==> inputs of trial 81 <==
## cpu_system
module cpu_system(
    input          clk,
    input          reset,
    output         imem_read,
    output [5:0]   imem_addr,
    input  [127:0] imem_rdata,
    input          imem_busywait,
    output         dmem_read,
    output         dmem_write,
    output [5:0]   dmem_addr,
    output [31:0]  dmem_wdata,
    input  [31:0]  dmem_rdata,
    input          dmem_busywait,
    output         ret_valid,
    output [31:0]  ret_pc,
    output         ret_rf_we,
    output [2:0]   ret_rf_waddr,
    output [7:0]   ret_rf_wdata
);
    wire [31:0] PC, INSTRUCTION;
    wire [7:0] ALU_RESULT, REGOUT1, CACHE_READDATA;
    wire READENABLE_CACHE, WRITEENABLE_CACHE, CACHE_BUSYWAIT, INSTRUCT_CACHE_BUSYWAIT;
    CPU myCPU(PC, INSTRUCTION, clk, reset, READENABLE_CACHE, WRITEENABLE_CACHE, ALU_RESULT, REGOUT1, CACHE_READDATA, CACHE_BUSYWAIT, INSTRUCT_CACHE_BUSYWAIT,
              ret_valid, ret_rf_we, ret_rf_waddr, ret_rf_wdata);
    Instruct_Cache_Controller myInstruct_Cache_Controller(PC[9:0], imem_busywait, imem_rdata, INSTRUCT_CACHE_BUSYWAIT, imem_read, INSTRUCTION, imem_addr, clk, reset);
  ...
Settings: LEC_CHECK=0, CAP_MARGIN=5, CELL_PAD_IN_SITES_DETAIL_PLACEMENT=2, CELL_PAD_IN_SITES_GLOBAL_PLACEMENT=1, CORE_MARGIN=9, CORE_UTILIZATION=67, CTS_CLUSTER_SIZE=74, GPL_ROUTABILITY_DRIVEN=0, GPL_TIMING_DRIVEN=1, HOLD_SLACK_MARGIN=0.07, MIN_ROUTING_LAYER=met2, SLEW_MARGIN=20, TNS_END_PERCENT=5; clock period 9.51 ns.
run.sh (not shown) runs the stock make flow with config.mk's settings and CLKGATE_MAP_FILE=.
==> inputs of build 25, as changes to trial 81 <==
==> flow/config.mk (replaced) <==
export PLATFORM = sky130hd
export DESIGN_NAME = cpu_system
export DESIGN_NICKNAME = cpu_system
export VERILOG_FILES = /design/flow/design.v
export SDC_FILE = /design/flow/constraint.sdc
export NUM_CORES = 4
export LEC_CHECK = 0
export CAP_MARGIN = 20
export CELL_PAD_IN_SITES_DETAIL_PLACEMENT = 1
export CORE_MARGIN = 2
export CORE_UTILIZATION = 72
export GPL_TIMING_DRIVEN = 0
export SLEW_MARGIN = 20
export TNS_END_PERCENT = 75
==> flow/constraint.sdc (replaced) <==
create_clock -name core_clock -period 9.0 [get_ports {clk}]
set_input_delay 1.8000 -clock core_clock [delete_from_list [all_inputs] [get_ports {clk}]]
set_output_delay 1.8000 -clock core_clock [all_outputs]
set_load 0.01 [all_outputs]
==> inputs of trial 41, as changes to trial 81 <==
==> flow/config.mk (replaced) <==
export PLATFORM = sky130hd
export DESIGN_NAME = cpu_system
export DESIGN_NICKNAME = cpu_system
export VERILOG_FILES = /design/flow/design.v
export SDC_FILE = /design/flow/constraint.sdc
export NUM_CORES = 4
export LEC_CHECK = 0
export CAP_MARGIN = 20
export CORE_MARGIN = 2
export CORE_UTILIZATION = 66
export SLEW_MARGIN = 20
==> flow/constraint.sdc (replaced) <==
create_clock -name core_clock -period 4.8 [get_ports {clk}]
set_input_delay 0.9600 -clock core_clock [delete_from_list [all_inputs] [get_ports {clk}]]
set_output_delay 0.9600 -clock core_clock [all_outputs]
set_load 0.01 [all_outputs]
==> inputs of trial 17, as changes to trial 81 <==
==> flow/config.mk (replaced) <==
export PLATFORM = sky130hd
export DESIGN_NAME = cpu_system
export DESIGN_NICKNAME = cpu_system
export VERILOG_FILES = /design/flow/design.v
export SDC_FILE = /design/flow/constraint.sdc
export NUM_CORES = 4
export LEC_CHECK = 0
export CAP_MARGIN = 35
export CORE_ASPECT_RATIO = 1.02
export CORE_MARGIN = 2
export CORE_UTILIZATION = 59
export CTS_CLUSTER_SIZE = 98
export GPL_TIMING_DRIVEN = 0
export SLEW_MARGIN = 10
==> flow/constraint.sdc (replaced) <==
create_clock -name core_clock -period 13.7 [get_ports {clk}]
set_input_delay 2.7400 -clock core_clock [delete_from_list [all_inputs] [get_ports {clk}]]
set_output_delay 2.7400 -clock core_clock [all_outputs]
set_load 0.01 [all_outputs]
==> results <==
Outcome: trial 41 finished with violations; trial 17 complete, no violations; trial 81 stopped before the end; build 25 stopped before the end
Failing step: trial 41 -; trial 17 -; trial 81 detailed placement; build 25 detailed placement
Violated checks: trial 41 setup timing; trial 17 -; trial 81 -; build 25 -
Fraction of power spent switching nets: trial 41 28.13%; trial 17 25.44%; trial 81 -; build 25 -
Placeable core region: trial 41 0.08055 mm^2; trial 17 0.09000 mm^2; trial 81 0.07913 mm^2; build 25 0.07407 mm^2
Fraction of area in multi-input gates: trial 41 27.24%; trial 17 27.26%; trial 81 -; build 25 -
Number of maximum-capacitance violations: trial 41 0; trial 17 0; trial 81 -; build 25 -
Met2 wire length: trial 41 96660 um; trial 17 75810 um; trial 81 -; build 25 -
Remaining max-slew budget at the tightest pin: trial 41 21.75%; trial 17 14.97%; trial 81 -; build 25 -
Initial standard-cell utilization of the core: trial 41 66.60%; trial 17 59.61%; trial 81 67.80%; build 25 72.42%
Ratio of routed vias to standard cells: trial 41 7.491; trial 17 6.523; trial 81 -; build 25 -
Dpl hpwl: trial 41 106300 um; trial 17 109600 um; trial 81 -; build 25 -
Mi-comb count: trial 41 2118; trial 17 2118; trial 81 -; build 25 -
Metal3 WL: trial 41 33250 um; trial 17 15390 um; trial 81 -; build 25 -
Highest metal layer with signal wires: trial 41 met5; trial 17 met5; trial 81 -; build 25 -
Number of sequential cells: trial 41 1203; trial 17 1203; trial 81 -; build 25 -
DIE WIDTH: trial 41 289.1 um; trial 17 302.6 um; trial 81 301.0 um; build 25 277.0 um
Internal: trial 41 19.04 mW; trial 17 6.188 mW; trial 81 -; build 25 -
Met3 routing resource usage after global routing: trial 41 13.40%; trial 17 7.354%; trial 81 -; build 25 -
Worst R2R Setup Slack: trial 41 -3.44 ns; trial 17 3.15 ns; trial 81 -; build 25 -
N_taps: trial 41 1060; trial 17 1186; trial 81 -; build 25 -
P_clk: trial 41 9.56 mW; trial 17 3.13 mW; trial 81 -; build 25 -
Clock edge transition at the registers on the reported setup and hold paths: trial 41 0.06 ns; trial 17 0.06 ns; trial 81 -; build 25 -
Routability congestion estimate: trial 41 0.9921; trial 17 0.9667; trial 81 -; build 25 0.9917
Top power consumer group: trial 41 registers; trial 17 registers; trial 81 -; build 25 -
Post-route total power: trial 41 26.50 mW; trial 17 8.300 mW; trial 81 -; build 25 -
Hold buffers post-CTS: trial 41 0; trial 17 0; trial 81 -; build 25 -
PostCTS Resize Cnt: trial 41 447; trial 17 3; trial 81 -; build 25 -
Min-Delay Path Depth: trial 41 2; trial 17 2; trial 81 -; build 25 -

========
==> build 1 <==
cpu_system again, from the RTL that the note above started with.
Settings: LEC_CHECK=0, CAP_MARGIN=20, CELL_PAD_IN_SITES_GLOBAL_PLACEMENT=0, CORE_MARGIN=2, CORE_UTILIZATION=70, CTS_CLUSTER_DIAMETER=384, CTS_CLUSTER_SIZE=20, GPL_ROUTABILITY_DRIVEN=0, MAX_ROUTING_LAYER=met4, MIN_ROUTING_LAYER=met1, PLACE_DENSITY=0.35, SETUP_SLACK_MARGIN=2.1, SLEW_MARGIN=20, TNS_END_PERCENT=50; clock period 7.77 ns.
==> build 62: changes against build 1 <==
Settings changed: CELL_PAD_IN_SITES_GLOBAL_PLACEMENT 0 to 1, CORE_ASPECT_RATIO from default to 1.58, CORE_UTILIZATION 70 to 61, CTS_CLUSTER_DIAMETER 384 to default, CTS_CLUSTER_SIZE 20 to 34, HOLD_SLACK_MARGIN from default to 0.29, MAX_ROUTING_LAYER met4 to default, PLACE_DENSITY 0.35 to default, PLACE_DENSITY_LB_ADDON from default to 0.01, SETUP_SLACK_MARGIN 2.1 to 1.57, TNS_END_PERCENT 50 to default.
==> flow/constraint.sdc (replaced) <==
create_clock -name core_clock -period 5.4 [get_ports {clk}]
set_input_delay 1.0800 -clock core_clock [delete_from_list [all_inputs] [get_ports {clk}]]
set_output_delay 1.0800 -clock core_clock [all_outputs]
set_load 0.01 [all_outputs]
==> results <==
| quantity | build 62 | build 1 |
|---|---|---|
| Outcome | failed layout checks | failed layout checks |
| Layout check failures | negative setup slack | negative setup slack |
| Worst-case hold slack | 0.4662 ns | 0.4953 ns |
| Flip-flop and latch share of the layout cell area | 50.78% | 52.95% |
| Crit Reg-Reg Endpoint | myCPU.myControl_unit.PC[18]$_SDFFE_PP0N_ | myCache_Controller.Cache_table[7][6]$_DFFE_PP_ |
| Synthesis-to-layout area growth | 30.20% | 24.88% |
| Slew of the pin with the lowest slew margin | 1.126 ns | 1.268 ns |
| Total number of warnings across the stage logs | 84 | 87 |
| Clock transition at path regs | 0.06 ns | 0.09 ns |
| Number of buffers created by CTS | 104 | 70 |
| Flop+latch power | 10.3 mW | 7.17 mW |
| Post-CTS setup buffer count | 138 | 135 |
| Post-CTS Resized | 442 | 582 |
| DRC violation total after the first TritonRoute iteration | 3462 | 7196 |
| Total Negative Setup Slacks | -973.50 ns | -98.41 ns |
| # rows | 136 | 101 |
| Total non-filler cell area in the finished layout | 69850 sq um | 66990 sq um |
| Antenna cells | 7 | 31 |
| Final non-clock buffer share | 14.34% | 13.02% |
| Slowest Stage Delay on Critical Path | 0.52 ns | 0.83 ns |
| Non-filler instance count after layout | 5795 | 5423 |
| Post-Route M1 WL | 54.29 mm | 56.96 mm |
| Clock buf/inv share | 5.198% | 3.022% |
| Vertical die dimension | 376.8 microns | 280.8 microns |
| Final setup margin | -3.095 ns | -1.931 ns |
| Number of clock buffers in the layout | 120 | 107 |
| Crit share post-route | 157.3% | 124.9% |
| Average routed wire per standard cell | 28.84 microns | 34.52 microns |

========
==> run a <==
cpu_system again, from the RTL that the note above started with.
export LEC_CHECK = 0
export ABC_AREA = 1
export CAP_MARGIN = 30
export CELL_PAD_IN_SITES_DETAIL_PLACEMENT = 2
export CORE_ASPECT_RATIO = 1.27
export CORE_MARGIN = 2
export CORE_UTILIZATION = 68
export CTS_CLUSTER_SIZE = 41
export GPL_ROUTABILITY_DRIVEN = 0
export GPL_TIMING_DRIVEN = 1
export HOLD_SLACK_MARGIN = 0.18
export MIN_ROUTING_LAYER = met2
export PLACE_DENSITY_LB_ADDON = 0.16
export SETUP_SLACK_MARGIN = -0.32
export SLEW_MARGIN = 35
export TNS_END_PERCENT = 25
create_clock -name core_clock -period 5.6 [get_ports {clk}]
==> run b: changes against run a <==
- ABC_AREA: 1 -> default
- CAP_MARGIN: 30 -> 20
- CELL_PAD_IN_SITES_DETAIL_PLACEMENT: 2 -> default
- CORE_ASPECT_RATIO: 1.27 -> default
- CORE_UTILIZATION: 68 -> 40
- CTS_CLUSTER_SIZE: 41 -> default
- GPL_ROUTABILITY_DRIVEN: 0 -> default
- GPL_TIMING_DRIVEN: 1 -> default
- HOLD_SLACK_MARGIN: 0.18 -> default
- MIN_ROUTING_LAYER: met2 -> default
- PLACE_DENSITY_LB_ADDON: 0.16 -> default
- SETUP_SLACK_MARGIN: -0.32 -> default
- SLEW_MARGIN: 35 -> 20
- TNS_END_PERCENT: 25 -> default
==> flow/constraint.sdc (replaced) <==
create_clock -name core_clock -period 5.37 [get_ports {clk}]
set_input_delay 1.0740 -clock core_clock [delete_from_list [all_inputs] [get_ports {clk}]]
set_output_delay 1.0740 -clock core_clock [all_outputs]
set_load 0.01 [all_outputs]
==> run c: changes against run a <==
- ABC_AREA: 1 -> default
- CAP_MARGIN: 30 -> 20
- CELL_PAD_IN_SITES_DETAIL_PLACEMENT: 2 -> default
- CORE_ASPECT_RATIO: 1.27 -> default
- CORE_UTILIZATION: 68 -> 70
- CTS_CLUSTER_SIZE: 41 -> 50
- GPL_ROUTABILITY_DRIVEN: 0 -> default
- GPL_TIMING_DRIVEN: 1 -> default
- HOLD_SLACK_MARGIN: 0.18 -> 0.29
- MIN_ROUTING_LAYER: met2 -> default
- PLACE_DENSITY_LB_ADDON: 0.16 -> 0.0
- SETUP_SLACK_MARGIN: -0.32 -> 1.42
- SLEW_MARGIN: 35 -> 20
- TNS_END_PERCENT: 25 -> default
==> flow/constraint.sdc (replaced) <==
create_clock -name core_clock -period 5.4 [get_ports {clk}]
set_input_delay 1.0800 -clock core_clock [delete_from_list [all_inputs] [get_ports {clk}]]
set_output_delay 1.0800 -clock core_clock [all_outputs]
set_load 0.01 [all_outputs]
==> qor summary <==
Status: run a did not finish; run b finished with violations; run c did not finish
Stage where the flow stopped: run a detailed placement (3_5_place_dp); run b -; run c global routing (5_1_grt)
Reasons for failing layout checks: run a -; run b negative setup slack; run c -
Maximum buffer depth of the clock tree: run a -; run b 3; run c 3
Post-Place Cell Area: run a -; run b 64300 um^2; run c 62140 um^2
Multiplexer share of the synthesized area: run a 0; run b 0.1236; run c 0.1236
Post-CTS Setup Inserts: run a -; run b 136; run c 98
Ys cells: run a 5468; run b 3587; run c 3587
Height of the chip: run a 327.6 um; run b 370.2 um; run c 280.8 um
Area fraction in and, or, nand and nor cells: run a 0.1967; run b 0.08798; run c 0.08798
Total number of H-tree levels: run a -; run b 4; run c 3
Compound-cell area share of the yosys netlist: run a 0.09479; run b 0.07506; run c 0.07506
Effective utilization at floorplan: run a 0.6866; run b 0.4025; run c 0.7063
Post-synth seq share: run a 0.6324; run b 0.6609; run c 0.6609
TritonCTS Sinks: run a -; run b 1203; run c 1203
Chip area estimate from yosys synthesis: run a 56060 um^2; run b 53650 um^2; run c 53650 um^2
Worst slack after detailed placement: run a -; run b -2.665 ns; run c -2.879 ns
Final estimated routing congestion in global placement: run a -; run b 0.9142; run c 0.9799
Hpwl dp: run a -; run b 105000 um; run c 112600 um
TritonCTS Buffers: run a -; run b 132; run c 111
Per-instance average area after synthesis: run a 10.25 um^2; run b 14.96 um^2; run c 14.96 um^2
Number of hold buffers added after CTS: run a -; run b 0; run c 0
Placement Rows: run a 118; run b 134; run c 101
Fraction of synthesized cell area in xor and xnor cells: run a 0.008593; run b 0.01157; run c 0.01157
Die x size: run a 258.8 um; run b 370.2 um; run c 280.8 um
Most frequent cell after synthesis: run a nand2_1; run b edfxtp_1; run c edfxtp_1
Area of the mapped netlist: run a 56060 um^2; run b 53650 um^2; run c 53650 um^2
# resized after CTS: run a -; run b 520; run c 488
No activity file was given, so power comes from the tool's default toggle rates.
